`design/flow/run.sh`:
```
#!/bin/bash
# the make line also repeats each setting of config.mk as NAME=value (left out here)
make -C /OpenROAD-flow-scripts/flow DESIGN_CONFIG=/design/flow/config.mk WORK_HOME=/design/flow/orfs CLKGATE_MAP_FILE= finish
```
`design/flow/config.mk`:
```
export PLATFORM = sky130hd
export DESIGN_NAME = vga
export DESIGN_NICKNAME = vga
export VERILOG_FILES = /design/flow/design.v
export SDC_FILE = /design/flow/constraint.sdc
export NUM_CORES = 4
export LEC_CHECK = 0
export ABC_AREA = 1
export CAP_MARGIN = 20
export CORE_MARGIN = 2
export CORE_UTILIZATION = 70
export PLACE_DENSITY = 0.36
export SLEW_MARGIN = 20
```
`design/flow/constraint.sdc`:
```
create_clock -name core_clock -period 5.9 [get_ports {clk}]
set_input_delay 1.1800 -clock core_clock [delete_from_list [all_inputs] [get_ports {clk}]]
set_output_delay 1.1800 -clock core_clock [all_outputs]
set_load 0.01 [all_outputs]
```
`design/flow/design.v`:
```
`timescale 1ns / 1ps
module clock(clk, reset, freq, clk_en);
	input clk;
	input reset;
	input [31:0] freq;
	output clk_en;
	reg clk_temp;
	reg [26:0] counter;
	wire [26:0]	cycles;
	assign clk_en = clk_temp;
	assign cycles = (100000000 / freq) - 1;
	always @ (posedge clk) begin
		if (reset) begin
			counter <= 0;
			clk_temp <= 0;
		end
		else begin
		counter <= counter + 1;
		if (counter == cycles) begin
			clk_temp <= 1;
			counter <= 0;
		end
		else
			clk_temp <= 0;
		end
	end
endmodule
`timescale 1ns / 1ps
module hvsync_generator(clk, reset, en, vga_h_sync, vga_v_sync, inDisplayArea, CounterX, CounterY);
input clk;
input reset;
input en;
output vga_h_sync, vga_v_sync;
output reg inDisplayArea;
output [9:0] CounterX;
output [9:0] CounterY;
reg [9:0] CountX;
reg [9:0] CountY;
assign CounterX = PixelX;
assign CounterY = PixelY;
reg [9:0] PixelX;
reg [9:0] PixelY;
parameter CountXmaxed = 799;  
parameter CountYmaxed = 524;  
parameter hpulse = 96; 	 
parameter vpulse = 2; 	 
parameter hbp = 144; 	 
parameter hfp = 784; 	 
parameter vbp = 35; 		 
parameter vfp = 515; 	 
always @(posedge clk)
	if (reset) begin
		CountX <= 0;
		CountY <= 0;
	end
	else if (en)
	if(CountX < CountXmaxed)
		CountX <= CountX + 1;
	else 	
	begin
		CountX <= 0;
		if (CountY < CountYmaxed)
			CountY <= CountY + 1;
		else
			CountY <= 0;
	end
assign vga_h_sync = (CountX < hpulse) ? 0:1;
assign vga_v_sync = (CountY < vpulse) ? 0:1;
always @(posedge clk)
	if (reset) begin
		inDisplayArea <= 0;
		PixelX <= 0;
		PixelY <= 0;
	end
	else if (en)
	if(CountX >= hbp && CountX < hfp && CountY >= vbp && CountY < vfp) begin
		inDisplayArea <= 1;
		PixelX <= CountX - hbp;
		PixelY <= CountY - vbp;
	end
	else begin
		inDisplayArea <= 0;
		PixelX <= 0;
		PixelY <= 0;
	end
endmodule
`timescale 1ns / 1ps
module pieces(encoding, PixelX, PixelY, display);
	input [41:0] encoding;
	input [9:0] PixelX;
	input [9:0] PixelY;
	output display;
	reg [5:0] coordinate;
	always @* begin
		coordinate <= ((PixelX-145) / 50) + 7 * ((PixelY-90) / 50);
	end
	assign display = encoding[coordinate];
endmodule
`timescale 1ns / 1ps
module finish(encoding, pos, done);
	input [41:0] encoding;
	input [5:0] pos;
	output reg done;
	always @* begin
		if (encoding[pos+1] && encoding[pos+2] && encoding[pos+3] && (pos%7 < 4))
			done <= 1;
		else if (encoding[pos-1] && encoding[pos+1] && encoding[pos+2] && (pos%7 < 5) && (pos%7 > 0))
			done <= 1;
		else if (encoding[pos-2] && encoding[pos-1] && encoding[pos+1] && (pos%7 < 6) && (pos%7 > 1))
			done <= 1;
		else if (encoding[pos-3] && encoding[pos-2] && encoding[pos-1] && (pos%7 > 2))
			done <= 1;
		else if (encoding[pos+7] && encoding[pos+14] && encoding[pos+21] && (pos < 21))
			done <= 1;
		else if (encoding[pos+8] && encoding[pos+16] && encoding[pos+24] && (pos%7 < 4) && (pos < 21))
			done <= 1;
		else if (encoding[pos-8] && encoding[pos+8] && encoding[pos+16] && (pos%7 < 5) && (pos%7 > 0) && (pos < 28) && (pos > 6))
			done <= 1;
		else if (encoding[pos-16] && encoding[pos-8] && encoding[pos+8] && (pos%7 < 6) && (pos%7 > 1) && (pos < 35) && (pos > 13))
			done <= 1;
		else if (encoding[pos-24] && encoding[pos-16] && encoding[pos-8] && (pos%7 > 2) && (pos > 20))
			done <= 1;
		else if (encoding[pos+6] && encoding[pos+12] && encoding[pos+18] && (pos%7 > 2) && (pos < 21))
			done <= 1;
		else if (encoding[pos-6] && encoding[pos+6] && encoding[pos+12] && (pos%7 > 1) && (pos%7 < 6) && (pos < 28) && (pos > 6))
			done <= 1;
		else if (encoding[pos-12] && encoding[pos-6] && encoding[pos+6] && (pos%7 > 0) && (pos%7 < 5) && (pos < 35) && (pos > 13))
			done <= 1;
		else if (encoding[pos-18] && encoding[pos-12] && encoding[pos-6] && (pos%7 < 4) && (pos > 20))
			done <= 1;
		else 
			done <= 0;
	end
endmodule
`timescale 1ns / 1ps
module vga(clk, rst, reset, btnL, btnR, btnD, vga_h_sync, vga_v_sync, vga_R, vga_G, vga_B);
	input clk, rst, reset, btnL, btnR, btnD;
	output vga_h_sync, vga_v_sync;
	output [2:0] vga_R;
	output [2:0] vga_G;
	output [1:0] vga_B;
	wire inDisplayArea;
	wire [9:0] PixelX;
	wire [9:0] PixelY;
	wire clk_px;
	wire rDisplay, yDisplay, rFinish, yFinish;
	clock clkpx (.clk(clk), .reset(rst), .freq(25000000), .clk_en(clk_px));
	hvsync_generator syncgen(.clk(clk), .reset(rst), .en(clk_px), .vga_h_sync(vga_h_sync), .vga_v_sync(vga_v_sync), 
	.inDisplayArea(inDisplayArea), .CounterX(PixelX), .CounterY(PixelY));
	reg [41:0] red;
	reg [41:0] ylw;
	reg [3:0] col;
	reg [2:0] columnA;
	reg [2:0] columnB;
	reg [2:0] columnC;
	reg [2:0] columnD;
	reg [2:0] columnE;
	reg [2:0] columnF;
	reg [2:0] columnG;
	reg player;
	reg [5:0] coordinate;
	reg [5:0] prev_coordinate;
	reg [2:0] height;
	reg winner;
	reg rw;
	reg yw;
	pieces redpieces (.encoding(red_q), .PixelX(PixelX), .PixelY(PixelY), .display(rDisplay));
	pieces ylwpieces (.encoding(ylw_q), .PixelX(PixelX), .PixelY(PixelY), .display(yDisplay));
	finish rwins (.encoding(red_q), .pos(coordinate_q), .done(rFinish));
	finish ywins (.encoding(ylw_q), .pos(coordinate_q), .done(yFinish));
	reg [2:0] vga_R;
	reg [2:0] vga_G;
	reg [1:0] vga_B;
	always @(posedge clk) begin
		if (rst) begin
			vga_R = 3'b000;
			vga_G = 3'b000;
			vga_B = 2'b00;
		end
		else if(inDisplayArea) begin
			if (PixelX > 145 && PixelX < 495 && PixelY > 40 && PixelY < 90 &&
				(PixelX - 145 > col_q * 50) && (PixelX - 145 < (col_q+1) * 50)) begin
				if (player_q) begin
					vga_R = 3'b111;
					vga_G = 3'b000;
					vga_B = 2'b00;
				end
				else begin
					vga_R = 3'b111;
					vga_G = 3'b111;
					vga_B = 2'b00;
				end
			end
			else if (PixelX >= 145 && PixelX <= 495 && PixelY >= 90 && PixelY <= 390) begin
				if ((PixelX-45) % 50 == 0 || (PixelY-40) %50 == 0) begin
					vga_R = 3'b000;
					vga_G = 3'b000;
					vga_B = 2'b00;
				end
				else if (rDisplay) begin
					vga_R = 3'b111;
					vga_G = 3'b000;
					vga_B = 2'b00;
				end
				else if (yDisplay) begin
					vga_R = 3'b111;
					vga_G = 3'b111;
					vga_B = 2'b00;
				end
				else begin
					vga_R = 3'b000;
					vga_G = 3'b111;
					vga_B = 2'b11;
				end
			end
			else begin
				if (PixelX > 545 && PixelX < 595 && PixelY > 340 && PixelY < 390)
					if (rw_q) begin
						vga_R = 3'b111;
						vga_G = 3'b000;
						vga_B = 2'b00;
					end
					else if (yw_q) begin
						vga_R = 3'b111;
						vga_G = 3'b111;
						vga_B = 2'b00;
					end
					else begin
						vga_R = 3'b000;
						vga_G = 3'b111;
						vga_B = 2'b00;
					end
				else begin
					vga_R = 3'b111;
					vga_G = 3'b111;
					vga_B = 2'b11;
				end
			end
		end
		else begin
			vga_R = 3'b000;
			vga_G = 3'b000;
			vga_B = 2'b00;
		end
	end
	localparam DIV_BITS = 6;
	wire [DIV_BITS:0] clk_dv_inc;
	reg [DIV_BITS-1:0]  clk_dv;
   reg         clk_en;
   reg         clk_en_d;
   assign clk_dv_inc = clk_dv + 1;
   always @ (posedge clk) begin
		if (rst) begin
			clk_dv   <= 0;
			clk_en   <= 0;
			clk_en_d <= 0;
		end
		else begin
			clk_dv   <= clk_dv_inc[DIV_BITS-1:0];
			clk_en   <= clk_dv_inc[DIV_BITS];
			clk_en_d <= clk_en;
		end
	end
	reg [3:0]   step_reset;
	reg [3:0]	step_left;
	reg [3:0]	step_right;
	reg [3:0]	step_down;
   always @ (posedge clk)
		if (rst)
		begin
			step_reset <= 4'b0;
			step_left  <= 4'b0;
			step_right <= 4'b0;
			step_down  <= 4'b0;
		end
		else if (clk_en)
		begin
			step_reset[3:0]  <= {reset, step_reset[3:1]};
			step_left[3:0]  <= {btnL, step_left[3:1]};
			step_right[3:0]  <= {btnR, step_right[3:1]};
			step_down[3:0]  <= {btnD, step_down[3:1]};
		end
	reg [41:0] red_q;
	reg [41:0] ylw_q;
	reg [3:0] col_q;
	reg player_q;
	reg [5:0] coordinate_q;
	reg rw_q;
	reg yw_q;
	always @ (posedge clk) begin
		red = red_q;
		ylw = ylw_q;
		col = col_q;
		player = player_q;
		coordinate = coordinate_q;
		rw = rw_q;
		yw = yw_q;
		if (rst) begin
			red = 42'b0000111_0000000_0000000_0000000_0000000_0000000;
			ylw = 42'b0000000_0000111_0000000_0000000_0000000_0000000;
			col = 3;
			columnA = 2;
			columnB = 2;
			columnC = 2;
			columnD = 0;
			columnE = 0;
			columnF = 0;
			columnG = 0;
			player = 1;
			winner = 0;
			coordinate = 0;
			rw = 0;
			yw = 0;
		end
		else if(~step_reset[0] & step_reset[1] & step_reset[2] & clk_en_d) begin
			red = 42'b0;
			ylw = 42'b0;
			col = 3;
			columnA = 0;
			columnB = 0;
			columnC = 0;
			columnD = 0;
			columnE = 0;
			columnF = 0;
			columnG = 0;
			player = 1;
			winner = 0;
			coordinate = 0;
			rw = 0;
			yw = 0;
		end
		else if(~step_left[0] & step_left[1] & step_left[2] & clk_en_d) begin
			if (col == 0)
				col = 0;
			else
				col = col - 1;
		end
		else if(~step_right[0] & step_right[1] & step_right[2] & clk_en_d) begin
			if (col == 6)
				col = 6;
			else
				col = col + 1;
		end
		else if(~step_down[0] & step_down[1] & step_down[2] & clk_en_d) begin
			case (col)
				0 : height = columnA;
				1 : height = columnB;
				2 : height = columnC;
				3 : height = columnD;
				4 : height = columnE;
				5 : height = columnF;
				6 : height = columnG;
				default : height = 0;
			endcase
			if (height == 6)
				;
			else begin
				coordinate = col + 7*(5-height);
				if (player) begin
					red[coordinate] = 1;
				end
				else begin
					ylw[coordinate] = 1;
				end
				player = ~player;
				case (col)
					0 : columnA = height + 1;
					1 : columnB = height + 1;
					2 : columnC = height + 1;
					3 : columnD = height + 1;
					4 : columnE = height + 1;
					5 : columnF = height + 1;
					6 : columnG = height + 1;
					default : ;
				endcase
			end
			if (~winner) 
				if(rFinish && player) begin
					rw = 1;
					winner =1;
				end
				else if (yFinish && ~player) begin
					yw = 1;
					winner =1;
				end
		end
		red_q <= red;
		ylw_q <= ylw;
		col_q <= col;
		player_q <= player;
		coordinate_q <= coordinate;
		rw_q <= rw;
		yw_q <= yw;
	end
endmodule
```
==> run notes, run 1 <==
Implementation progress

The power drawn by the sequential cells stands at 0.00146 W. The count of buffering cells on the critical path with inverters included stands at 10. Along the worst path, the maximum fanout reaches 6. The final layout contains routed wiring with a total length of between 80000 and 90000 µm. The combinational power stands at 0.0000515 W. The peak clock frequency supported by timing stands at 129.9 MHz.

The min-delay analysis places its worst path in the category reg -> reg. The number of antenna violations at the first check in global routing came to 0. The total standard cell area after synthesis stands at between 0.02 and 0.025 mm².

By startpoint and endpoint, the worst setup path is classified as reg -> reg. The post-CTS hold buffer count recorded in the log is 0. The clock network fraction of design power stands at between 50% and 60%. The final timing report lists clock skew as between 50 and 60 ps. The first-pass detailed-route iteration total stands at 14. Clock network power for this build is 0.00167 W.

The switching portion of total power stands at about a quarter. Ranked by instance count, the synthesized netlist is headed by 886 x sky130_fd_sc_hd__nand2_1, 442 x sky130_fd_sc_hd__inv_1, 342 x sky130_fd_sc_hd__o21ai_0. Note, the detailed placer reported a final HPWL of 58120 µm. The count of library flops with an enable pin stands at 0. The timing report shows the most common cell along the critical path to be sky130_fd_sc_hd__nand2_2. The leakage component of the power was reported as about 12 nW. After synthesis, the share of flip-flops with an asynchronous set or reset is 0%. The run finished, with violations left.

The launch point of the worst min-delay path is recorded as clk_dv[0]. The layout-stage area growth over the synthesis result stands at 12.66%. The via count normalized by instance count stands at 6.527.

The launch point of the worst register-to-register path is recorded as syncgen.PixelY[2]. In this run the worst setup path begins at syncgen.PixelY[2]. The slew check shows that the tightest pin keeps a relative margin of a little over an eighth. The data arrival time reported for the critical path is 8210 ps.

The worst setup path is captured at a flop. As logged by OpenROAD, the buffers inserted on ports number 15. Setup slack on the worst reg-to-reg path comes out at -1800 ps. The synthesis run identifies the leading combinational cell family as simple AND/OR/NAND/NOR gates. The width of the die stands at around 180 µm. The largest buffer count on any clock path stands at 3.

TritonCTS built the clock tree. The analysis reports a worst IR drop on VDD of 239.0 µV. The number of nets in the layout stands at 3971.

The largest part of the power goes to the clock network. After floorplanning, the die was sized to cover 0.03353 mm². The routed layout has 27640 vias.

For reference, the clock transition at the flip-flops on the worst setup and hold paths is 70 ps. Setup repair after global routing could not meet its margin everywhere. The wire length of the first global-routing pass stands at 126300 µm. The total design power stands at ~0.0032 W. In this run, CTS created clock tree buffers numbering 26.

Per the post-place timing report, worst setup slack is -945.3 ps. The synthesized netlist devotes 34.99% of its cell area to simple gates. For hold timing, the worst endpoint is clk_dv[0]. The global placer's final weighted congestion stands at 1.151.

Per the OpenROAD timing report, the critical path contains between 50 and 60 cells. Excluding fillers, the count of instances in the completed layout stands at 4235. The number of core rows stands at 65. The largest single stage delay on the critical path is roughly 690 ps. The post-synthesis share of cell area spent on xor and xnor gates stands at under 10%.

The final routed DRC violation total stands at 0. The internal power of the cells totals approximately 0.0024 W. The power density over cell area stands at roughly 130 mW/mm². Looking at the gate-level netlist, the highest instance count belongs to sky130_fd_sc_hd__nand2_1. The run reported a max-capacitance violation count of 0. For this run the aggregate overflow at the end of global routing stands at 0. The number of nets handed over by synthesis was 3884. The number of sinks on the clock net stands at about 220. The worst setup path is launched from a flop. The most used flip-flop cell after synthesis is sky130_fd_sc_hd__dfxtp_1. Yosys attributes the largest share of cell area to sky130_fd_sc_hd__dfxtp_1 19%, sky130_fd_sc_hd__nand2_1 15%, sky130_fd_sc_hd__o21ai_0 7.6%. The layout has 2285 filler cells.

After synthesis, the design contains between 3000 and 4000 cells according to Yosys. The total instance count after detailed placement stands at 4155. The transition time recorded at the tightest slew-check pin is 1286 ps. The post-route fraction of the period consumed by the critical path stands at 130.5%. The die is 183.1 µm tall. The aggregate negative setup slack stands at -5337 ps. The biggest area contributor in the post-synthesis netlist is sky130_fd_sc_hd__dfxtp_1. For reference, the mux area share after synthesis is less than 1%. According to the timing report, the critical path is captured at vga_R[1]. The number of setup violations in the final report stands at 3. Among cell families on the critical path, the largest total delay comes from simple AND/OR/NAND/NOR gates.

The clock latency reported for the late side of the worst-skew pair stands at 600 ps. Counting pins that exceed their max-slew limit in the final report gives 0. The routed length per placed instance stands at between 15 and 20 µm. The portion of synthesized cell area occupied by the leading cell type stands at 19.17%.

In this run the number of H-tree levels came out at 1. The stage logs contain a warning count of 87. The number of nets still failing antenna checks after routing stands at 0. The via count of the first global-routing pass stands at 25220. The critical path in the final layout is reported with a setup slack of -1801 ps.

The sequential fraction of design power stands at 45.9%. Yosys printed 5 warnings. The slowest stage of the critical path is the sky130_fd_sc_hd__fa_2 cell.

The analysis attributes to net switching a power of 0.0007579 W. In this run the critical register-to-register path is captured at vga_R[1]. After technology mapping, the gate count stands at 3731. The worst hold path cell count stands at 1. The power report attributes to the combinational group a share of about 1.6%.

In the Yosys stats the netlist draws on 77 distinct library cells. The pre-placement core utilization stands at between 70% and 80%. The flip-flop and latch count after synthesis stands at 215. Clock tree synthesis selected as its root buffer the cell sky130_fd_sc_hd__clkbuf_16. The reasons given for failing layout checks are setup timing. The worst path in the final design needs a cycle of 7701 ps, including I/O delays and setup. During I/O placement, the number of pins put on the boundary was 16. The initial DRC count stands at 4737.

Entering global routing, the biggest net connects 122 pins. The final antenna diode tally reported by the flow is 0. The post-synthesis share of cell area spent on full adders, half adders and majority gates stands at 8.591%. The number of hold violations in the final report stands at 0.

The all-layer global routing usage stands at 46.27%. In the Yosys report, the sequential cells make up a little under a fifth of the chip area. The post-synthesis area per instance stands at 6.019 µm². The required time of the critical path stands at 6410 ps. Post-synthesis, Yosys gives the total cell area as 0.02246 mm². The cell count of the worst reg-to-reg path stands at 51. The AND-OR/OR-AND share of the synthesized area stands at 22.20%.

The area of the core region stands at 0.03156 mm².
-- area by class of cell --
| type | instances | area [µm²] | area share (%) |
|---|---|---|---|
| repair buffers | 206 | 1635 | 6.464 |
| clock inverters | 12 | 157.7 | 0.6231 |
| inverters | 483 | 1841 | 7.275 |
| flip-flops and latches | 215 | 4320 | 17.08 |
| clock buffers | 31 | 710.7 | 2.809 |
| multi-input cells | 2886 | 16130 | 63.76 |
| well taps | 402 | 503.0 | 1.988 |
-- per-layer routing --
metal	vias to the layer above	global-route usage, %	share of wire, %
met4	0	30.66	9.1
li1	12520	-	-
met5	-	0	0
met2	2161	74.39	42
met1	12270	53.52	35
met3	692	13.66	13
-- metrics by stage --
step           utilization (%)  area, µm²  hold slack, ps
6_report                 80.17      25300           446.5
5_1_grt                  80.17      25300           474.9
4_1_cts                  78.99      24930           449.3
3_5_place_dp             75.25      23750           434.3
3_3_place_gp             75.25      23750           417.4
2_1_floorplan                -      22550           402.1
-- what timing repair did --
item	4_1_cts	5_1_grt
gates resized	37	65
pin swaps	24	38
setup buffers	24	13
setup endpoints to repair	3	53
==> run 2: changes to the inputs <==
- ABC_AREA: 1 -> 0
- CELL_PAD_IN_SITES_DETAIL_PLACEMENT: not set -> 1
- CORE_UTILIZATION: 70 -> 35
- MAX_ROUTING_LAYER: not set -> met5
- PLACE_DENSITY: 0.36 -> not set
- PLACE_DENSITY_LB_ADDON: not set -> 0.17
- SETUP_SLACK_MARGIN: not set -> 2.3
- TNS_END_PERCENT: not set -> 40
- clock period: 5.9 -> 16.7 ns (I/O delays scaled with it)
==> run notes, run 2 <==
Implementation progress

The flow ran to the end and the layout has no timing, DRC or antenna violations. Row generation in the floorplan step produced 94 rows. The detailed placer's ending HPWL stands at 60020 µm. Summed over all routing layers, the global router reports a total usage of about 23%.

The power report lists cell-internal power as 0.0008309 W. The worst-case IR drop observed on VDD is 89.23 µV. STA lists the endpoint of the worst register-to-register path as vga_B[0].

The cell count after synthesis came out at 2813. Sequential cells were found to cover about a fifth of the synthesized design area. Data on the critical path arrives at its endpoint at between 9000 and 10000 ps. The width of the die stands at 261.1 µm. Of the post-synthesis cell area, the dominant cell type holds 18.61%. Per the repair_timing log after CTS, setup buffers inserted total 0. Per the detail_route report, DRC violations left total 0. After synthesis, the cell types taking the most area are sky130_fd_sc_hd__dfxtp_1 19%, sky130_fd_sc_hd__mux4_2 13%, sky130_fd_sc_hd__ha_1 7.3%. The number of hold-repair buffers added at the cts stage stands at 0. Before antenna repair, the detailed router went through 7 iterations. The routed layout has 21800 vias. The number of instances resized during post-cts repair stands at 0.

TritonCTS built the clock tree. The total number of H-tree levels stands at 1. The instance count on the critical path stands at 29. Looking at the reg2reg group, the worst path starts from syncgen.PixelY[2]. Dividing the final minimum period by the clock period gives 56.32%. After synthesis, the share of flip-flops with an asynchronous set or reset is 0%.

Yosys instantiated no cell more often than sky130_fd_sc_hd__nor2_1. For this run, the leading register cell type out of synthesis is sky130_fd_sc_hd__dfxtp_1. The switching portion of total power stands at 23.29%.

According to the floorplan report, the die height is 261.1 µm. The total number of warnings across the stage logs stands at slightly below 80. A synthesized cell averages 8.222 µm². The peak per-stage delay on the critical path stands at about 860 ps. STA classifies the critical path startpoint as a flop. Among the stages of the critical path, the cell type that occurs most often is sky130_fd_sc_hd__ha_1. The clock network fraction of design power stands at 50.9%. The critical path maximum fanout is 22.

The worst hold path cell count stands at 1. Power attributed to combinational cells is 0.0000160 W. The number of I/O pins stands at 16. The number of antenna violations at the first check in global routing was 0. In the routed layout, each cell is associated on average with a via count of 6.058.

The critical path's slowest stage uses the library cell sky130_fd_sc_hd__ha_1. The finished layout reports a core utilization of about 38%. Of the total power, combinational logic draws 1.5%.

The count of buffering cells on the critical path with inverters included stands at 1. At floorplan, the net count of the design was reported as 2966. The min-delay analysis places its worst path in the category reg -> reg. The pre-placement core utilization stands at 35.24%. Summing the areas of all and, or, nand and nor instances in the mapped netlist gives 19.89% of the synthesized area.

The number of input and output port buffers inserted stands at 15. By area, the combinational part of the netlist is dominated by AND-OR/OR-AND gates. The yosys warning tally stands at 5. Per the hold report, the tightest min-delay path originates at clk_dv[0].

For reference, the final report shows the hold violation count at 0. The path with the worst hold slack has its endpoint at clk_dv[0]. The leakage component of the power was reported as 9.015 nW. The critical path starts at syncgen.PixelY[2]. Antenna repair during routing inserted a diode count of 0. CTS placed an instance of sky130_fd_sc_hd__clkbuf_16 at the clock tree root. The sequential fraction of design power stands at between 40 and 50%. The power density over cell area stands at 43.83 mW/mm². Detailed-route iteration 0 reported a violation count of 1347. The flow reports an fmax of between 100 and 150 MHz. The overflow left after global routing stands at 0. The number of CTS-inserted buffers stands at 24. After Yosys synthesis, full adders, half adders and majority gates account for under 10% of the synthesized area. The flip-flop and latch count after synthesis stands at between 200 and 250.

The area reported by Yosys stat stands at between 0.02 and 0.025 mm². The total area inside the core boundary comes to 0.06563 mm². The chip occupies 0.06815 mm².

The number of setup violations in the final report stands at 0. The total net switching power stands at 0.0002523 W. The number of sinks on the clock net stands at around 220. The power report lists the sequential group at 0.000516 W. The count of instantiated cells in the yosys netlist stands at 2813. Per the detailed-route log, wirelength across all metal layers totals 79130 µm. The first global-routing pass estimated 125800 µm of wire. The slew check shows that the tightest pin keeps a relative margin of around 31%. Relative to the synthesized area, the layout overhead comes to 6.843%. The clock input transition at the sequential cells of the worst setup and hold paths stands at 70 ps.

The clock network power stands at 0.000552 W. Counting pins that exceed their max-slew limit in the final report gives 0. For reference, the top cells by count after synthesis are 344 x sky130_fd_sc_hd__nor2_1, 237 x sky130_fd_sc_hd__a21oi_1, 233 x sky130_fd_sc_hd__nand2_1.

Max-cap violations in this run came to 0. For this run, the post-layout net count is between 2000 and 3000. The area fraction in mux cells stands at 21.02%. Counting I/O delays and the setup requirement, the final critical path takes about 9400 ps. The post-synthesis share of cell area spent on xor and xnor gates stands at 5.924%. The total standard cell area after synthesis stands at 0.02313 mm². For the final database, setup skew stands at 16.46 ps. Per the skew report, the later register of the worst-skew pair sees a clock latency of around 550 ps. The worst setup path is captured at a flop.

The gate-level netlist out of Yosys references between 100 and 150 unique cell types. The via count of the first global-routing pass came to 22250. The maximum number of pins on one net before global-route repair stands at between 60 and 70.

After detailed routing, the average wire length per cell comes to 21.99 µm. Routability-driven placement finished with a final weighted congestion of 0.9273. The largest share of the power goes to the clock network. The count of library flops with an enable pin stands at 0.

According to the timing report, the critical path is captured at vga_B[0]. The worst setup path is of the reg -> reg kind. The reg2reg setup slack stands at 7290 ps. The required time of the critical path stands at about 17000 ps. The cell count of the worst reg-to-reg path stands at 29.

The number of nets still failing antenna checks after routing stands at 0. In this design, the largest share of critical-path delay is due to AND-OR/OR-AND gates. Setup repair after global routing left no endpoint under its margin.

The largest buffer count on any clock path stands at 3. The AND-OR/OR-AND share of the synthesized area stands at 21.23%. After routing, the total negative slack on setup checks comes to 0 ps. The biggest area contributor in the post-synthesis netlist is sky130_fd_sc_hd__dfxtp_1. Looking at the max-slew report, the worst-margin pin has a slew of 1032 ps.
[run 2: final cells by class]
type / count / area (µm²)
multi-input cells: 2328 / 17740
clock inverters: 13 / 151.4
inverters: 100 / 375.4
flip-flops and latches: 215 / 4315
repair buffers: 48 / 392.9
clock buffers: 30 / 653.1
fillers: 7822 / 40920
well taps: 864 / 1081
[run 2: per-stage QoR]
| stage | area [µm²] | hold WS (ps) | setup slack, ps | cells | power (W) |
|---|---|---|---|---|---|
| 2_1_floorplan | 23130 | 402.1 | 8480 | 2813 | 0.0005381 |
| 3_3_place_gp | 23900 | 415.1 | 7769 | 3555 | 0.0005428 |
| 3_5_place_dp | 23900 | 434.1 | 7385 | 3555 | 0.0005437 |
| 4_1_cts | 24700 | 449.1 | 7375 | 3598 | 0.001099 |
| 5_1_grt | 24710 | 471.4 | 6617 | 3598 | 0.001120 |
| 6_report | 24710 | 438.4 | 7294 | 3598 | 0.001083 |
[run 2: per-layer routing]
layer	global-route usage, %	routed length, µm
met5	0	0
met4	5.319	1803
met3	2.439	4366
met2	39.30	37670
met1	30.63	35290
==> run 3: changes to the inputs <==
- ABC_AREA: 0 -> 1
- CAP_MARGIN: 20 -> 35
- CELL_PAD_IN_SITES_DETAIL_PLACEMENT: 1 -> not set
- CELL_PAD_IN_SITES_GLOBAL_PLACEMENT: not set -> 1
- CORE_ASPECT_RATIO: not set -> 1.74
- CORE_UTILIZATION: 35 -> 50
- MAX_ROUTING_LAYER: met5 -> not set
- PLACE_DENSITY_LB_ADDON: 0.17 -> not set
- SETUP_SLACK_MARGIN: 2.3 -> 1.13
- SLEW_MARGIN: 20 -> 35
- TNS_END_PERCENT: 40 -> not set
- clock period: 16.7 -> 5.33 ns (I/O delays scaled with it)
==> run notes, run 3 <==
Implementation progress

CTS reports a maximum clock tree buffer depth of 3. Internal power comes to 0.002506 W. During synthesis, Yosys emitted a total of 5 warnings.

Measured in cells, the most critical reg-to-reg path has a length of 46. The worst register-to-register path ends at vga_B[0]. Looking at the setup timing report, the critical path kind is reg -> reg. The worst path in the final design needs a cycle of 6680 ps, including I/O delays and setup.

In this design, the critical path's most frequently occurring cell is sky130_fd_sc_hd__nand2_2. The number of hold-repair buffers added at the cts stage stands at 0. The count of library flops with an enable pin stands at 0. In the post-synthesis netlist, the cell with the most instances is sky130_fd_sc_hd__nand2_1. The flow ran to the end, but the layout failed its checks. The maximum number of pins on one net before global-route repair stands at 155. Per the detail_route report, the via count comes to 27440. Per the summary, power density relative to cell area is 112.3 mW/mm². The via count of the first global-routing pass stands at around 26000. The power drawn by the sequential cells stands at 0.00161 W. The critical path crosses 46 cells after its start point. Per the slew report, the remaining headroom to the max-slew limit stands at 33.20%. The routed length per placed instance stands at 21.62 µm. The region available for standard cell placement spans about 0.044 mm². In this run the horizontal extent of the chip is roughly 160 µm. The pre-antenna-repair detailed-routing pass consisted of 9 iterations.

The sequential cell area stands at 0.004344 mm². The worst supply voltage drop on vdd stands at 244.9 µV. Summed over all combinational cells, the power is 0.0000609 W. In this run switching power makes up between 20 and 25% of total power.

Per the placement log, port buffering inserted 15 buffers. The pre-placement core utilization stands at 50.56%. TritonCTS built the clock tree.

The global placer's final weighted congestion stands at 1.084. The initial DRC count stands at around 2300. The net count of the finished layout is between 4000 and 5000. The layout-stage area growth over the synthesis result stands at 28.07%.

Clock skew on the completed layout was measured at between 20 and 25 ps. The timing report attributes the biggest portion of critical-path delay to simple AND/OR/NAND/NOR gates. For this design, the sink count on the clock tree is 215.

The largest total area in the synthesized netlist belongs to sky130_fd_sc_hd__dfxtp_1. In the routed design, unresolved DRC markers number 0. STA puts the critical path data required time at 5800 ps. Per report_power, the clock group accounts for about 48% of the total. The synthesized netlist devotes 34.99% of its cell area to simple gates. Setup repair after global routing could not meet its margin everywhere. The final worst slack stands at -1350 ps. The cell count after synthesis came out at approximately 3700. The largest share of the power goes to sequential cells.

The startpoint identified for the worst register-to-register timing path is syncgen.PixelY[1]. Per the placement report, the placed cell count is 4382. A synthesized cell averages 6.019 µm².

On the worst path, the slowest cell contributes a delay of between 600 and 700 ps. The max-slew violation total from the final report stands at 0. The count of instantiated cells in the yosys netlist stands at about 3700.

Per the hold report, the tightest min-delay path originates at clkpx.counter[0]. In this run the biggest area consumer among cell types represents 19.17% of the synthesized area. The end-of-flow timing check tallies setup violations at 3. In the synthesized netlist, mux cells make up 0.2674% of the area.

The sequential fraction of design power stands at 49.8%. The commonest cells after synthesis are 886 x sky130_fd_sc_hd__nand2_1, 442 x sky130_fd_sc_hd__inv_1, 342 x sky130_fd_sc_hd__o21ai_0. Yosys reported a register bit count of 215. The area used by multi-input combinational logic stands at 0.01792 mm².

The number of hold violations in the final report stands at 0. CTS placed an instance of sky130_fd_sc_hd__clkbuf_16 at the clock tree root. The post-layout instance count excluding filler cells stands at 4569. The layout checks failed on setup timing.

The peak clock frequency supported by timing stands at 149.7 MHz. The overall chip area stands at 0.04669 mm². The maximum fanout count along the critical path stands at 6. The overall routed net length stands at 98790 µm. The vertical extent of the die stands at between 200 and 300 µm.

The max-capacitance violation count stands at 0. For reference, the critical path is launched at syncgen.PixelY[1]. According to the floorplan log, the row count is approximately 100. For reference, the top cells by area after synthesis are sky130_fd_sc_hd__dfxtp_1 19%, sky130_fd_sc_hd__nand2_1 15%, sky130_fd_sc_hd__o21ai_0 7.6%. After global routing the overflow that remains totals 0. The worst setup path is captured at a flop. In this run the worst hold path is classified as reg -> reg. Looking at the critical path, the single cell with the biggest stage delay is sky130_fd_sc_hd__fa_2. The worst hold margin stands at 445.1 ps.

The AND-OR/OR-AND share of the synthesized area stands at 22.20%. The wire length of the first global-routing pass stands at around 140000 µm. Per the post-route antenna check, the number of violating nets is 0. The number of distinct library cell variants in the gate-level netlist after synthesis stands at 77. The net count of the mapped netlist stands at 3884.

The total standard cell area after synthesis stands at around 0.022 mm². The count of filler cells inserted in the layout stands at 3987. The path with the worst hold slack has its endpoint at clkpx.counter[0].

The via count normalized by instance count stands at 6.005. The clock latency reported for the late side of the worst-skew pair stands at about 540 ps. In this run the number of H-tree levels came out at 1. Grouping non-sequential cells by family puts the most area in simple AND/OR/NAND/NOR gates. Among all flip-flop cells after synthesis, the most frequent one is sky130_fd_sc_hd__dfxtp_1.

The timing report notes that buffer and inverter cells on the critical path total 7. The number of warnings reported in the stage logs is 87. Along the worst hold path, the cell count comes to 1. The leakage power in the latest report is 12.88 nW. The critical path ends at vga_B[0]. The post-synthesis share of cell area spent on xor and xnor gates stands at 3.878%. Per the synthesis report, the adder-cell share of the synthesized area is ~8.6%. The clock input transition at the sequential cells of the worst setup and hold paths stands at about 80 ps. STA classifies the critical path startpoint as a flop. The number of antenna violations at the first check in global routing stands at 10. The flow reports that combinational logic draws 1.9% of the design power. Setup slack on the worst reg-to-reg path comes out at -1350 ps. Sequential cells were found to cover 19.17% of the synthesized design area. Looking at the max-slew report, the worst-margin pin has a slew of around 1000 ps.

The detailed placer's ending HPWL stands at 69530 µm. The area reported by Yosys stat stands at 0.02246 mm². The post-route fraction of the period consumed by the critical path stands at 125.3%. The power report lists the clock group at 0.00156 W. Pin placement for this block handled 16 I/O pins. Per the TritonCTS log, the buffer count is 20. The all-layer global routing usage stands at 40.43%. The total net switching power stands at 0.0007232 W. For this run, asynchronously set or reset flops after synthesis account for 0%. At the worst endpoint, the arrival time is approximately 7000 ps.
==> run 3: what timing repair did <==
action / in CTS / in global routing
buffers inserted: 98 / 40
resized: 241 / 193
cloned: 5 / 1
pin swaps: 192 / 161
setup endpoints to repair: 90 / 91
==> run 3: area by class of cell <==
cell class / instances / share of cell area (%)
diodes: 5 / 0.04350
clock buffers: 31 / 2.101
clock inverters: 5 / 0.2871
inverters: 483 / 6.669
multi-input cells: 2890 / 62.32
flip-flops and latches: 215 / 15.10
well taps: 572 / 2.488
repair buffers: 367 / 10.93
repair inverters: 1 / 0.05656
==> run 3: per-stage QoR <==
step | area (µm²) | utilization (%) | setup TNS, ps | setup slack [ps] | power, W
6_report | 28760 | 64.76 | -3924 | -1350 | 0.003229
5_1_grt | 28750 | 64.73 | -5419 | -1814 | 0.003299
4_1_cts | 27590 | 62.12 | -3311 | -1135 | 0.003234
3_5_place_dp | 25030 | 56.36 | -3821 | -1281 | 0.001707
3_3_place_gp | 25030 | 56.36 | -3187 | -1065 | 0.001704
2_1_floorplan | 23290 | - | -2975 | -1036 | 0.001687
==> run 3: per-layer routing <==
layer | wire [µm] | part of all wire [%] | global-route usage (%)
met1 | 32010 | 32 | 38.96
met2 | 48050 | 49 | 68.71
met3 | 8187 | 8.3 | 11.97
met4 | 10410 | 11 | 35.43
met5 | 130 | 0.13 | 1.082
==> run 4: changes to the inputs <==
- CELL_PAD_IN_SITES_GLOBAL_PLACEMENT: 1 -> not set
- CORE_ASPECT_RATIO: 1.74 -> not set
- CORE_UTILIZATION: 50 -> 72
- SETUP_SLACK_MARGIN: 1.13 -> -0.52
- SLEW_MARGIN: 35 -> 20
- clock period: 5.33 -> 5.29 ns (I/O delays scaled with it)
==> run notes, run 4 <==
Implementation progress

The number of antenna violations at the first check in global routing was 8. The power density over cell area stands at between 100 and 150 mW/mm². The synthesis run shows the most used standard cells to be 886 x sky130_fd_sc_hd__nand2_1, 442 x sky130_fd_sc_hd__inv_1, 342 x sky130_fd_sc_hd__o21ai_0.

Grouping stages by cell kind, the critical path spends the most delay in simple AND/OR/NAND/NOR gates. The clock network fraction of design power stands at about half. STA lists the endpoint of the worst register-to-register path as vga_R[1].

According to the floorplan report, the die width is 180.6 µm. The vertical extent of the die stands at roughly 180 µm. The final cell utilization of the core stands at 83.71%.

TritonCTS built the clock tree. The routed length per placed instance stands at 20.08 µm. The total net switching power stands at around 0.00079 W.

The AND-OR/OR-AND share of the synthesized area stands at 22.20%. The met3 demand-to-capacity share in global routing stands at 18.31%. Setup violations remaining at the end of the flow were counted as 22. STA lists the maximum fanout along the critical path as 6. STA lists the startpoint of the worst register-to-register path as syncgen.PixelY[3]. The peak per-stage delay on the critical path stands at 520 ps. The via count of the first global-routing pass came to 26160. Static timing analysis puts the maximum clock frequency at 128.1 MHz.

The power report lists cell-internal power as 0.002560 W. The number of distinct library cell variants in the gate-level netlist after synthesis stands at 77. The overall routed net length stands at 86240 µm. The shortest period the worst path allows stands at 7809 ps. The tree is rooted in a sky130_fd_sc_hd__clkbuf_16. The first global-routing pass estimated 130300 µm of wire. The synthesized netlist devotes between 30% and 40% of its cell area to simple gates. The post-route fraction of the period consumed by the critical path stands at 147.6%.

After its last routability iteration, the placer logged a weighted congestion of 1.169. For hold timing, the worst endpoint is winner. The synthesis log from Yosys contains 5 warnings.

Entering global routing, the biggest net connects roughly 120 pins. The layout-stage area growth over the synthesis result stands at 14.32%. Post-synthesis, Yosys gives the total cell area as 0.02246 mm².

The script extracted a total leakage power of ~12 nW. For reference, the top logic cell family by area is simple AND/OR/NAND/NOR gates. The worst setup path is captured at a flop. The worst setup path is of the reg -> reg kind. The run finished, with violations left. The via count of the routed design stands at 28270. The worst max-slew margin expressed relative to the limit stands at 31.92%. Counting flops with a built-in enable in the synthesized netlist gives 0. The pre-placement core utilization stands at 73.22%. Global routing consumed, on the met2 layer, 76.85% of the routing resources.

In this run the worst setup path terminates at vga_R[1]. The most common cell in the synthesized netlist is sky130_fd_sc_hd__nand2_1. The post-synthesis share of cell area spent on xor and xnor gates stands at 3.878%. Once detailed placement completed, the half-perimeter wirelength came to roughly 60000 µm.

Using the TritonRoute via totals, the vias-per-cell ratio works out to 6.583. STA puts the critical path data arrival time at 8290 ps. The post-synthesis share of cell area spent on full adders, half adders and majority gates stands at 8.591%.

According to the floorplan report, the placeable core area is 0.03067 mm². The worst supply voltage drop on vdd stands at 299.5 µV. Counting every instance in the synthesized netlist gives approximately 3700. Per STA, the startpoint of the critical path is syncgen.PixelY[3]. On the critical path, the stage with the largest delay is an instance of sky130_fd_sc_hd__fa_1. The cell count of the worst reg-to-reg path stands at 43.

The number of input and output port buffers inserted stands at 15. The clock network power stands at roughly 0.0017 W. Combinational logic is responsible for 1.8% of the overall power. Excluding fillers, the count of instances in the completed layout stands at 4295. Per report_power, the Sequential row totals between 0.0015 and 0.002 W. For reference, the mux area share after synthesis is 0.2674%. Looking at the power breakdown, sequential logic takes 48.6% of the total. Before any placement, the netlist area is recorded as 0.02246 mm². The number of I/O pins stands at 16. After layout, the setup clock skew is reported as approximately 25 ps. In this run the deepest clock path goes through 3 buffers. The number of nets still failing antenna checks after routing stands at 0. TritonCTS created 24 clock buffers. The largest total area in the synthesized netlist belongs to sky130_fd_sc_hd__dfxtp_1.

By instance count, the cell type seen most on the critical path is sky130_fd_sc_hd__nand2_1. The DRC violation total left in the routed layout is recorded as 0. Setup repair after global routing could not meet its margin everywhere. The total number of H-tree levels stands at 1. Counting buffers and inverters, the worst setup path is 43 cells deep. The net count of the mapped netlist stands at 3884.

According to the floorplan log, the row count is 64. At the placement stage, the worst setup path has a slack of -1532 ps. The combinational power stands at 0.0000614 W. The met1 usage stands at 53.86%. In this run the tools logged warnings totalling between 80 and 90. In this run the most critical hold path is launched from winner.

The tightest hold path in the finished design has a slack of 449.7 ps. Per the post-run analysis, buffers plus inverters along the critical path come to 9. Including well taps, the total number of placed cells is 4201.

The final hold violation count recorded for this run is 0. The pin closest to its max-slew limit shows a slew of about 1000 ps. The synth_stat.txt file lists the number of cells as roughly 3700.

STA classifies the critical path startpoint as a flop. The required time of the critical path stands at 5770 ps. Of all power groups, the one with the highest power is the clock network. The most used flip-flop cell after synthesis is sky130_fd_sc_hd__dfxtp_1.

After floorplanning, the die was sized to cover 0.03262 mm². Averaged over all synthesized cells, the footprint is 6.019 µm². Ranked by total cell area, the synthesized netlist is headed by sky130_fd_sc_hd__dfxtp_1 19%, sky130_fd_sc_hd__nand2_1 15%, sky130_fd_sc_hd__o21ai_0 7.6%. The registers of the reported paths see a clock transition of 80 ps. In the final report, the number of pins over their slew limit comes to 0. Per the GRT log, the top usage layer is met2.

The tree built by TritonCTS fans out to 215 sinks. The checks that failed: setup timing. Setup slack on the critical path of the routed design comes to -2519 ps. The number of cells on the worst hold path is listed as 2. The reg2reg setup slack stands at -2520 ps. The switching portion of total power stands at 23.56%. The share of the Yosys chip area taken by registers is between 10% and 20%. The skew report gives the latency at the later pin of the worst-skew pair as 570 ps. The run reported a max-capacitance violation count of 0. In this run, synthesis produced a sequential element count of ~220. The number of nets in the layout stands at 4032.

Detailed-route iteration 0 reported a violation count of slightly above 5000. The portion of synthesized cell area occupied by the leading cell type stands at 19.17%. The global routing report lists combined usage of all routing layers as 48.61%. Per the synth stats, the proportion of register bits with asynchronous set or reset is 0%. The most critical min-delay path falls under reg -> reg. The first-pass detailed-route iteration total stands at 22. The overflow left after global routing stands at 0.
-- run 4: per-stage QoR --
step,total power (W),cell area [µm²],setup TNS [ps]
after global routing,0.003405,25670,-23290
after global placement,0.001717,24110,-3276
after CTS,0.003317,25270,-4706
after detailed placement,0.001721,24140,-4928
final,0.003349,25670,-8820
after floorplan,0.001702,22550,-4337
-- run 4: area by class of cell --
type                       instances  area [µm²]
tap                              396       495.5
sequential                       215        4318
clock buffer                      31       686.9
clock inverter                    10       87.58
timing repair buffer             269        2142
multi-input combinational       2886       16080
inverter                         483        1847
antenna                            5       12.51
fill                            2092        4996
-- run 4: metal layers --
metal	share of wire, %	up-vias
met5	0.038	-
met1	33	12450
met2	42	2312
met3	15	862
li1	-	12640
met4	10	4
-- run 4: what timing repair did --
action / in CTS / in global routing
setup buffers: 31 / 13
endpoints found under the setup margin: 3 / 9
resized: 38 / 58
hold buffers: 0 / 0
pin swaps: 31 / 23
hold endpoints to repair: 0 / 0
==> run 5: changes to the inputs <==
- ABC_AREA: 1 -> not set
- CAP_MARGIN: 35 -> 20
- CORE_UTILIZATION: 72 -> 67
- CTS_CLUSTER_SIZE: not set -> 37
- SETUP_SLACK_MARGIN: -0.52 -> not set
- clock period: 5.29 -> 4.38 ns (I/O delays scaled with it)
==> run notes, run 5 <==
Results of the flow run.

Summing every instance area after synthesis gives 0.02313 mm². In this run the horizontal extent of the chip is 189.8 µm. The post-synthesis area per instance stands at 8.222 µm².

In this run, synthesis inferred 0 flip-flops with an integrated enable. The largest buffer count on any clock path stands at 3. Per the run summary, the flow got no further than global routing.

Looking at the clock tree report, the H-tree level count equals 1. Yosys shows that the main logic family after synthesis is AND-OR/OR-AND gates. The global routing report lists combined usage of all routing layers as between 60 and 70%.

The number of sinks on the clock net stands at 215. The tool reported: "[ERROR GRT-0232] Routing congestion too high. Check the congestion heatmap in the GUI". The cell sitting at the root of the clock tree is a sky130_fd_sc_hd__clkbuf_16.

The sequential-to-total area share from yosys stat stands at 18.61%. The stat command in Yosys gives a chip area of 0.02313 mm². The AND-OR/OR-AND share of the synthesized area stands at 21.23%.

The global placer's final weighted congestion stands at just over 1. The floorplan step set the die height to about 190 µm. For this design the top-level I/O count stands at 16. For this run, the leading register cell type out of synthesis is sky130_fd_sc_hd__dfxtp_1. The number of input and output port buffers inserted stands at 15.

The cell-mix breakdown from Yosys lists the simple-gate area share as 19.89%. The floorplan step records an initial core utilization of 67.45%. The total instance count after detailed placement stands at approximately 3600.

At floorplan, the net count of the design was reported as approximately 3000. Synthesis inferred ~220 register bits. The initialized floorplan defines 68 standard-cell rows. The total overflow left after global routing is 4. The count of instantiated cells in the yosys netlist stands at between 2000 and 3000. The most common cell in the synthesized netlist is sky130_fd_sc_hd__nor2_1. Per the synthesis report, the number of distinct cell types is ~110. Summed over all instances, the cell type with the most area after synthesis is sky130_fd_sc_hd__dfxtp_1. The portion of synthesized cell area occupied by the leading cell type stands at 18.61%.

Counting instances in the post-synthesis netlist gives the leading cell types as 344 x sky130_fd_sc_hd__nor2_1, 237 x sky130_fd_sc_hd__a21oi_1, 233 x sky130_fd_sc_hd__nand2_1. The yosys warning tally stands at 5. The worst slack at placement stands at -3064 ps.

Per the synthesis report, the adder-cell share of the synthesized area is approximately 8.6%. Per the post-synthesis report, the number of cells in the design is approximately 2800. By area the synthesized netlist is led by sky130_fd_sc_hd__dfxtp_1 19%, sky130_fd_sc_hd__mux4_2 13%, sky130_fd_sc_hd__ha_1 7.3%.

The detailed placer's ending HPWL stands at 59610 µm. The number of CTS-inserted buffers stands at 24. The run stopped with a tool error. After synthesis, the share of cell area in mux cells is between 20% and 30%. The area of the core region stands at 0.03429 mm². The die covers approximately 0.036 mm². The share of flip-flops with an asynchronous set or reset after synthesis stands at 0%. Of the total synthesized cell area, the portion taken by XOR and XNOR cells is 5.924%.
[run 5: metal layers]
| layer | GRT overflow | track usage [%] |
|---|---|---|
| met1 | 1 | 68.36 |
| met2 | 1 | 86.79 |
| met3 | 0 | 47.24 |
| met4 | 2 | 59.42 |
| met5 | 0 | 19.09 |
[run 5: stage by stage]
step / hold WS [ps] / utilization [%] / area [µm²]
3_5_place_dp: 434.9 / 81.00 / 27770
2_1_floorplan: 402.1 / - / 24020
3_3_place_gp: 412.8 / 81.00 / 27770
4_1_cts: 465.0 / 86.67 / 29720
[run 5: timing repair]
item                       in CTS
pin swaps                      50
cloned                          5
hold buffers                    0
gates resized                 129
setup endpoints to repair      92
buffers inserted               49
==> run 6: changes to the inputs <==
- ABC_AREA: not set -> 1
- CORE_UTILIZATION: 67 -> 72
- CTS_CLUSTER_SIZE: 37 -> 95
- clock period: 4.38 -> 5.4 ns (I/O delays scaled with it)
==> run notes, run 6 <==
Implementation progress

The global routing report lists combined usage of all routing layers as approximately 47%. The most frequently used library cell after synthesis is sky130_fd_sc_hd__nand2_1. The wire length of the first global-routing pass stands at 127400 µm.

The routed design shows a wire length per standard cell of 20.25 µm. The sequential-to-total area share from yosys stat stands at a little under a fifth. The warning tally printed by Yosys for this design is 5. Looking at the worst setup and hold paths, the clock pins of their registers show a slew of 60 ps.

The worst path in the final design needs a cycle of ~8400 ps, including I/O delays and setup. The post-route fraction of the period consumed by the critical path stands at 156.0%. In the power breakdown, the internal column shows 0.002554 W. The peak clock frequency supported by timing stands at 118.7 MHz.

Relative to the synthesized area, the layout overhead comes to 15.73%. The number of I/O pins stands at 16. The total number of H-tree levels stands at 1.

The number of antenna violations at the first check in global routing stands at 7. Setup repair after global routing could not meet its margin everywhere. The signal arrival time at the worst endpoint stands at 8910 ps.

Grouping stages by cell kind, the critical path spends the most delay in simple AND/OR/NAND/NOR gates. The final routed DRC violation total stands at 0. The run finished, with violations left. The portion of synthesized cell area occupied by the leading cell type stands at 19.17%. According to the hold report, the worst path is of the reg -> reg type. The area of the core region stands at 0.03067 mm². The post-synth count of flops with an enable pin is 0.

Of the post-synthesis cell area, the part taken by muxes is 0.2674%. For reference, the critical path is launched at syncgen.PixelY[2]. Synthesis handed over a netlist of 3731 instances. The leakage component of the power stands at 12.05 nW. The maximum fanout count along the critical path stands at 5.

The power drawn by the sequential cells stands at 0.00159 W. After routing the design area is 0.02599 mm². The via count normalized by instance count stands at 6.546. For this design, the CTS-stage hold fixing added 0 buffers.

The max-capacitance violation count stands at 0. The worst setup path is captured at a flop. The combinational power stands at 0.0000572 W. The via count of the first global-routing pass stands at 25750. The synthesized design spends more area on one cell type than any other, namely sky130_fd_sc_hd__dfxtp_1. Per the timing report, the most critical flop-to-flop path finishes at vga_R[1]. In this run the cell area of the synthesized design comes to 0.02246 mm². The worst supply voltage drop on vdd stands at 297.7 µV. TritonCTS built the clock tree. Between clock sinks in the finished design, the worst skew comes to 29.57 ps. The worst hold path begins at clkpx.counter[0].

The global placer's final weighted congestion stands at 1.171. The total number of warnings across the stage logs stands at 88. The tree is rooted in a sky130_fd_sc_hd__clkbuf_16. For the worst reg-to-reg path, the startpoint reported by OpenROAD is syncgen.PixelY[2].

For reference, XOR and XNOR gates occupy 3.878% of the area reported after synthesis. Per the TritonCTS log, the buffer count is 24. After synthesis, the cell types taking the most area are sky130_fd_sc_hd__dfxtp_1 19%, sky130_fd_sc_hd__nand2_1 15%, sky130_fd_sc_hd__o21ai_0 7.6%.

STA classifies the critical path startpoint as a flop. Counting instances in the post-synthesis netlist gives the leading cell types as 886 x sky130_fd_sc_hd__nand2_1, 442 x sky130_fd_sc_hd__inv_1, 342 x sky130_fd_sc_hd__o21ai_0. The critical path's slowest stage uses the library cell sky130_fd_sc_hd__fa_1. The critical path runs through a total of about 47 cells. Grouping non-sequential cells by family puts the most area in simple AND/OR/NAND/NOR gates. In the final report, the number of pins over their slew limit comes to 0.

The total net switching power stands at 0.0007472 W. The overall routed net length stands at 86910 µm. The via count of the routed design stands at about 28000. The timing report notes that buffer and inverter cells on the critical path total 15. The final timing report lists a hold violation count of 0. The initial DRC count stands at 4814. The most used flip-flop cell after synthesis is sky130_fd_sc_hd__dfxtp_1. The first-pass detailed-route iteration total stands at 21. The number of core rows stands at 64. In this run the power density over the cells is 127.0 mW/mm².

OpenSTA, run right after detailed placement, puts the worst setup slack at -1504 ps. The required time of the critical path stands at 5890 ps. The post-synthesis share of cell area spent on full adders, half adders and majority gates stands at 8.591%. The largest part of the power goes to the clock network. Per the synthesis report, the AND-OR/OR-AND share of the synthesized area is 22.20%. The number of distinct library cell variants in the gate-level netlist after synthesis stands at roughly 77.

Summed over all layers, the global routing overflow is 0. The worst-margin pin slew stands at roughly 1200 ps. The net count of the finished layout is 4032. In this design, the critical path's most frequently occurring cell is sky130_fd_sc_hd__nand2_2. The share of flip-flops with an asynchronous set or reset after synthesis stands at 0%. Measured against its own limit, the worst slew margin works out to 17.20%. The report gives the cell count of the worst hold path as 1. The worst-case reg-to-reg setup slack stands at -3020 ps. Summing the areas of all and, or, nand and nor instances in the mapped netlist gives 34.99% of the synthesized area. The aggregate negative setup slack stands at -10280 ps. The number of nets handed over by synthesis was 3884. Once the floorplan was initialized, standard cells occupied between 70% and 80% of the core.

By startpoint and endpoint, the worst setup path is classified as reg -> reg. According to the floorplan report, the total die area is around 0.033 mm². The wire-length estimate of the detail-placed layout is between 50000 and 60000 µm. In this run the worst setup path terminates at vga_R[1]. The relative contribution of combinational cells to total power stands at 1.7%. Summing all placed instances gives a cell area of 0.02405 mm².

The die is 180.6 µm wide. In this run the remaining antenna-violating nets after routing total 0. Entering global routing, the biggest net connects 115 pins. Clock latency on the worst-skew pair, taken at its later pin, is 570 ps. The total instance count after detailed placement stands at between 4000 and 5000. As logged by OpenROAD, the buffers inserted on ports number 15. The cell count of the worst reg-to-reg path stands at 47. In this run, power in the clock network comes to 0.00165 W. The number of sinks on the clock net stands at 215. For this run, the chip area from Yosys synthesis comes to 0.02246 mm². The synthesized netlist was found by Yosys to have approximately 3700 cells.

The final report gives the core utilization as 84.74%. The post-synthesis area per instance stands at 6.019 µm². The end-of-flow timing check tallies setup violations at 19. The largest buffer count on any clock path stands at 3. The post-layout instance count excluding filler cells stands at 4292. In this run switching power makes up 22.64% of total power. In this run the vertical extent of the chip is 180.6 µm. The sequential fraction of design power stands at 48.3%. Hold analysis lists the worst path endpoint as clkpx.counter[0]. The peak per-stage delay on the critical path stands at 630 ps. In the post-route analysis, the smallest setup slack over all paths is -3022 ps. In this run, synthesis produced a sequential element count of 215. The layout checks failed on setup timing. The clock network fraction of design power stands at between 50% and 60%.
-- run 6: area by class of cell --
class                           instances  area (µm²)
Inverter                              483        1852
Sequential cell                       215        4323
Clock inverter                          8       127.6
Multi-Input combinational cell       2887       16400
Timing Repair Buffer                  268        2136
Fill cell                            1977        4679
Clock buffer                           33       654.4
Tap cell                              396       495.5
Antenna cell                            2       5.005
-- run 6: repair_timing --
| action | CTS | global route |
|---|---|---|
| resized | 42 | 129 |
| pin swaps | 36 | 51 |
| endpoints found under the hold margin | 0 | 0 |
| endpoints found under the setup margin | 18 | 90 |
| gates cloned | 0 | 1 |
| setup buffers | 36 | 21 |
-- run 6: per-stage QoR --
stage / total power (W) / hold WS, ps
after global routing: 0.003351 / 464.9
after floorplan: 0.001668 / 402.1
after detailed placement: 0.001684 / 432.1
after CTS: 0.003284 / 454.8
after global placement: 0.001681 / 414.6
final: 0.003301 / 451.1
-- run 6: layer usage --
layer | vias up | GRT usage [%] | part of all wire (%)
met1 | 12330 | 52.73 | 33
met5 | - | 0 | 0.15
met2 | 2257 | 75.05 | 42
met3 | 863 | 17.08 | 15
met4 | 10 | 34.71 | 11
li1 | 12640 | - | -
==> run 7: changes to the inputs <==
- CTS_CLUSTER_DIAMETER: not set -> 289
- CTS_CLUSTER_SIZE: 95 -> not set
- PLACE_DENSITY: not set -> 0.39
- clock period: 5.4 -> 8.0 ns (I/O delays scaled with it)
==> run notes, run 7 <==
Implementation progress

Setup repair after global routing left no endpoint under its margin. The vertical extent of the die stands at 180.6 µm. In this build the clock could be raised as far as 136.5 MHz.

Checking max transition, the worst relative margin is 17.62%. The area fraction in and, or, nand and nor cells stands at 34.99%. At the floorplan stage, the core utilization is reported as 73.22%. The routed length per placed instance stands at 20.60 µm.

The run finished with no timing, DRC or antenna violations. The share of total power dissipated in combinational logic is 1.8%. Among all stages on the critical path, the largest delay is contributed by sky130_fd_sc_hd__fa_1. The worst setup path is launched from a flop. The all-layer global routing usage stands at approximately half. Net switching is 22.08% of the power.

The overall routed net length stands at 83970 µm. The number of antenna violations at the first check in global routing stands at 4. The AND-OR/OR-AND share of the synthesized area stands at 22.20%. The violation tally recorded at the end of detailed-routing iteration 0 is 4320. As logged by OpenROAD, the buffers inserted on ports number 15. Per the post-route antenna check, the number of violating nets is 0.

Along the worst hold path, the cell count comes to 1. The via count of the first global-routing pass stands at ~25000. Detailed placement finished with a half-perimeter wire length of 59670 µm. Yosys shows that the main logic family after synthesis is simple AND/OR/NAND/NOR gates. The post-route fraction of the period consumed by the critical path stands at 91.60%. Looking at the clock tree report, the H-tree level count equals 1. In the final timing run, aggregate negative setup slack is 0 ps. The post-synthesis area per instance stands at 6.019 µm². The internal power stands at 0.001793 W. The count of instantiated cells in the yosys netlist stands at roughly 3700.

The worst-case reg-to-reg setup slack stands at 670 ps. For the worst min-delay path, the startpoint reported by OpenROAD is clkpx.counter[0]. The worst-margin pin slew stands at 1232 ps. After synthesis, the cell types taking the most area are sky130_fd_sc_hd__dfxtp_1 19%, sky130_fd_sc_hd__nand2_1 15%, sky130_fd_sc_hd__o21ai_0 7.6%.

Per the skew report, the later register of the worst-skew pair sees a clock latency of 530 ps. The number of core rows stands at around 64. STA classifies the critical path endpoint as a flop. The total design power stands at 0.002302 W. The clock net in this run drives a total of 215 sinks. The instance count on the critical path stands at 50.

For the worst reg-to-reg path, the endpoint reported by OpenROAD is vga_B[0]. Entering global routing, the biggest net connects 125 pins. The clock network power stands at 0.00118 W.

Summed over all layers, the global routing overflow is 0. On the worst setup and hold paths after CTS, the clock-pin slew comes to 70 ps. The post-synthesis share of cell area spent on xor and xnor gates stands at 3.878%. The first-pass detailed-route iteration total stands at 11. The synthesized design spends more area on one cell type than any other, namely sky130_fd_sc_hd__dfxtp_1.

The sequential fraction of design power stands at 46.8%. The global placer's final weighted congestion stands at 1.144. The area of the core region stands at 0.03067 mm². The number of setup violations in the final report stands at 0. The cell family contributing the most delay on the critical path is simple AND/OR/NAND/NOR gates. The maximum fanout count along the critical path stands at 8. Per the OpenROAD power report, leakage power amounts to ~11 nW. TritonCTS built the clock tree. The run reported a max-capacitance violation count of 0. The most critical setup path has its startpoint at syncgen.PixelY[1].

The worst supply voltage drop on vdd stands at 153.5 µV. Relative to the synthesized area, the layout overhead comes to 5.376%. Of all power groups, the one with the highest power is the clock network.

The timing report shows the most common cell along the critical path to be sky130_fd_sc_hd__nand2_1. For reference, the most critical setup path is categorized as reg -> reg. The power density over cell area stands at 97.27 mW/mm². Yosys mapped a number of flops with a built-in enable equal to 0. In the synthesized netlist the async set-or-reset flop fraction comes to 0%.

STA puts the critical path data required time at around 8500 ps. Clock tree synthesis selected as its root buffer the cell sky130_fd_sc_hd__clkbuf_16. The wire length of the first global-routing pass stands at 131900 µm.

Yosys reports the multiplexer fraction of the synthesized area as 0.2674%. The worst hold path terminates at clkpx.counter[0]. The combinational power reported by the tool is 0.0000406 W. The synthesis stats list as the most numerous cell sky130_fd_sc_hd__nand2_1. The commonest register cell is sky130_fd_sc_hd__dfxtp_1. STA reports the tightest min-delay check as being of type reg -> reg. The flip-flop and latch count after synthesis stands at 215. The max-slew violation total from the final report stands at 0. The analysis attributes to net switching a power of 0.0005083 W. For the worst reg-to-reg path, the startpoint reported by OpenROAD is syncgen.PixelY[1].

In this run, CTS created clock tree buffers numbering 24. Summing over every cut layer, the via total after detailed routing is 27060. The worst register-to-register path depth is 50. The overall chip area stands at 0.03262 mm². After clock tree synthesis, the flow added hold-fix buffers numbering 0. For reference, the final report shows the hold violation count at 0. For reference, the critical path is captured by vga_B[0]. The mapped netlist covers approximately 0.022 mm².

At the end of the flow, the number of nets in the layout was 3815. The largest buffer count on any clock path stands at 3. Counting instances in the post-synthesis netlist gives the leading cell types as 886 x sky130_fd_sc_hd__nand2_1, 442 x sky130_fd_sc_hd__inv_1, 342 x sky130_fd_sc_hd__o21ai_0. The sequential-to-total area share from yosys stat stands at approximately a fifth. The yosys warning tally stands at 5. The arrival time of data at the worst endpoint is listed as 7780 ps. The floorplan step set the die width to 180.6 µm. The number of I/O pins stands at 16. In the routed layout, each cell is associated on average with a via count of 6.640. The post-synthesis share of cell area spent on full adders, half adders and majority gates stands at 8.591%.

The chip area line in the Yosys stat output reads 0.02246 mm². Sequential cells consume a total of about 0.0011 W. The setup skew after layout stands at 10.11 ps. Per the synthesis report, the number of distinct cell types is 77. The peak per-stage delay on the critical path stands at 570 ps. The final routed DRC violation total stands at 0. The portion of synthesized cell area occupied by the leading cell type stands at 19.17%. The count of buffering cells on the critical path with inverters included stands at 9. The clock network burns 51.5% of the power. The total number of warnings across the stage logs stands at about 85.

Synthesis handed over a netlist of 3731 instances. At floorplan, the net count of the design was reported as 3884. The shortest period the worst path allows stands at 7328 ps.
## run 7: cell type report
class | count | area [µm²]
Multi-Input combinational cell | 2886 | 15760
Fill cell | 2376 | 7005
Sequential cell | 215 | 4317
Inverter | 483 | 1826
Clock buffer | 30 | 654.4
Tap cell | 396 | 495.5
Timing Repair Buffer | 51 | 424.2
Clock inverter | 13 | 176.4
Timing Repair inverter | 1 | 5.005
Antenna cell | 1 | 2.502
## run 7: per-stage QoR
stage	hold WS, ps	setup WS (ps)	util [%]	instances	cell area, µm²
2_1_floorplan	402.1	1039	-	3731	22460
3_3_place_gp	414.7	346.9	74.01	4024	22700
3_5_place_dp	422.8	98.00	74.01	4024	22700
4_1_cts	455.1	34.32	76.72	4067	23530
5_1_grt	475.6	14.83	77.15	4075	23660
6_report	460.5	671.6	77.16	4076	23660
## run 7: what timing repair did
item,CTS,global route
setup endpoints to repair,0,3
resized,0,16
setup buffers,0,4
## run 7: metal layers
layer / track usage, % / vias up / part of all wire, %
li1: - / 12210 / -
met1: 56.15 / 12070 / 34
met2: 77.91 / 2158 / 43
met3: 17.83 / 619 / 14
met4: 37.19 / 6 / 9.2
met5: 1.630 / - / 0.13
==> run 8: changes to the inputs <==
- ABC_AREA: 1 -> not set
- CELL_PAD_IN_SITES_GLOBAL_PLACEMENT: not set -> 2
- CORE_UTILIZATION: 72 -> 29
- CTS_CLUSTER_DIAMETER: 289 -> 306
- CTS_CLUSTER_SIZE: not set -> 17
- GPL_TIMING_DRIVEN: not set -> 0
- MAX_ROUTING_LAYER: not set -> met5
- PLACE_DENSITY: 0.39 -> not set
- PLACE_DENSITY_LB_ADDON: not set -> 0.15
- TNS_END_PERCENT: not set -> 80
- clock period: 8.0 -> 12.4 ns (I/O delays scaled with it)
==> run notes, run 8 <==
Implementation progress

Entering global routing, the biggest net connects 18 pins. The final max-slew violation count recorded for this run is 0. The yosys warning tally stands at 5. The flow reports power dissipated in sequential cells as 0.000694 W. The die covers 0.08203 mm².

Warnings raised by the tools during the run amount to 79. The arrival time of data at the worst endpoint is listed as 10740 ps. IR analysis of the VDD net gives a maximum drop of 100.9 µV. Max-cap violations in this run came to 0. For the combinational group, total power comes out at 0.0000245 W. The floorplan has 103 rows.

The largest single stage delay on the critical path is 840 ps. The final worst slack stands at 2109 ps. The peak clock frequency supported by timing stands at 97.17 MHz. For reference, the top logic cell family by area is AND-OR/OR-AND gates. The worst setup path is launched from a flop. The flip-flop and latch count after synthesis stands at around 220. Per the detail_route report, inserted antenna diodes total 0.

The routed length per placed instance stands at 23.71 µm. The setup skew after layout stands at around 30 ps. The net count of the mapped netlist stands at 2966.

In this run, post-CTS hold repair placed 0 buffers. The first global-routing pass estimated between 100000 and 150000 µm of wire. The number of input and output port buffers inserted stands at 14.

The critical path maximum fanout is 9. The die is 286.4 µm tall. The number of sinks on the clock net stands at 215.

The count of library flops with an enable pin stands at 0. Sorting the Yosys area breakdown by cell type puts at the top sky130_fd_sc_hd__dfxtp_1. Grouping stages by cell kind, the critical path spends the most delay in AND-OR/OR-AND gates.

The worst slack at placement stands at 2054 ps. Per the detailed placement report, the placed cell area equals 0.02464 mm². Per STA, the endpoint of the critical path is vga_B[0]. From synthesis to final layout, the design area changed by 8.558%. RePlAce ended its routability-driven mode at a weighted congestion of 0.9349. The run finished with no timing, DRC or antenna violations. The worst register-to-register path ends at vga_B[0]. The end-of-flow timing check tallies setup violations at 0. The count of mapped cells out of synthesis stands at 2813. Summed over all layers, the routed wires come to 92430 µm.

The overflow left after global routing stands at 0. The total instance count after detailed placement stands at ~3900. sky130_fd_sc_hd__nor2_1 is the most common cell in the netlist. The area reported by Yosys stat stands at between 0.02 and 0.025 mm².

The post-synthesis share of cell area spent on full adders, half adders and majority gates stands at 8.558%. The number of nets still failing antenna checks after routing stands at 0. In the power breakdown, the biggest contributor is sequential cells. Before placement the cells fill 29.28% of the core. In the routed design, unresolved DRC markers number 0.

The final cell utilization of the core stands at 31.78%. The number of I/O pins stands at 16. The post-route fraction of the period consumed by the critical path stands at roughly 83%. The width of the die stands at 286.4 µm. The commonest cells after synthesis are 344 x sky130_fd_sc_hd__nor2_1, 237 x sky130_fd_sc_hd__a21oi_1, 233 x sky130_fd_sc_hd__nand2_1. Per Yosys stat, the portion of area used by sequential elements is 18.61%. The cell-mix breakdown from Yosys lists the simple-gate area share as 19.89%.

The required time of the critical path stands at 12840 ps. At the end of the flow, the number of nets in the layout was 3002. Looking at the power breakdown, sequential logic takes 56.7% of the total. The routed design could run at a clock period as short as 10290 ps. The first-pass detailed-route iteration total stands at 6. The total net switching power stands at 0.0002918 W. Setup repair after global routing left no endpoint under its margin. Per the STA report, the cell with the highest stage delay on the worst path is sky130_fd_sc_hd__xor2_1. The via count of the routed design stands at 22350. The sequential cells in the finished layout cover a total of 0.004304 mm². Leaving out buffers and inverters, the combinational logic in the layout accounts for 0.01779 mm². The largest buffer count on any clock path stands at 3. Summed over the clock group, the power is 0.000506 W. The startpoint identified for the worst register-to-register timing path is syncgen.PixelY[1]. The leakage component of the power stands at 9.031 nW.
-- run 8: final cells by class --
cell class	count	share of cell area, %
Clock inverter	2	0.09967
Clock buffer	16	1.595
Inverter	100	1.495
Timing Repair Buffer	18	0.6877
Sequential cell	215	17.14
Buffer	170	2.890
Tap cell	1050	5.232
Multi-Input combinational cell	2328	70.86
-- run 8: per-layer routing --
| metal | share of wire, % | track usage [%] |
|---|---|---|
| met4 | 2.4 | 5.471 |
| met5 | 0 | 0 |
| met2 | 45 | 34.97 |
| met1 | 47 | 32.15 |
| met3 | 5.6 | 1.844 |
-- run 8: through the flow --
stage	total power (W)	hold WS [ps]
after floorplan	0.0007247	402.1
after global placement	0.0007354	415.3
after detailed placement	0.0007356	438.8
after CTS	0.001248	451.7
after global routing	0.001271	467.8
final	0.001225	443.4
Power and IR drop assume default switching activity.
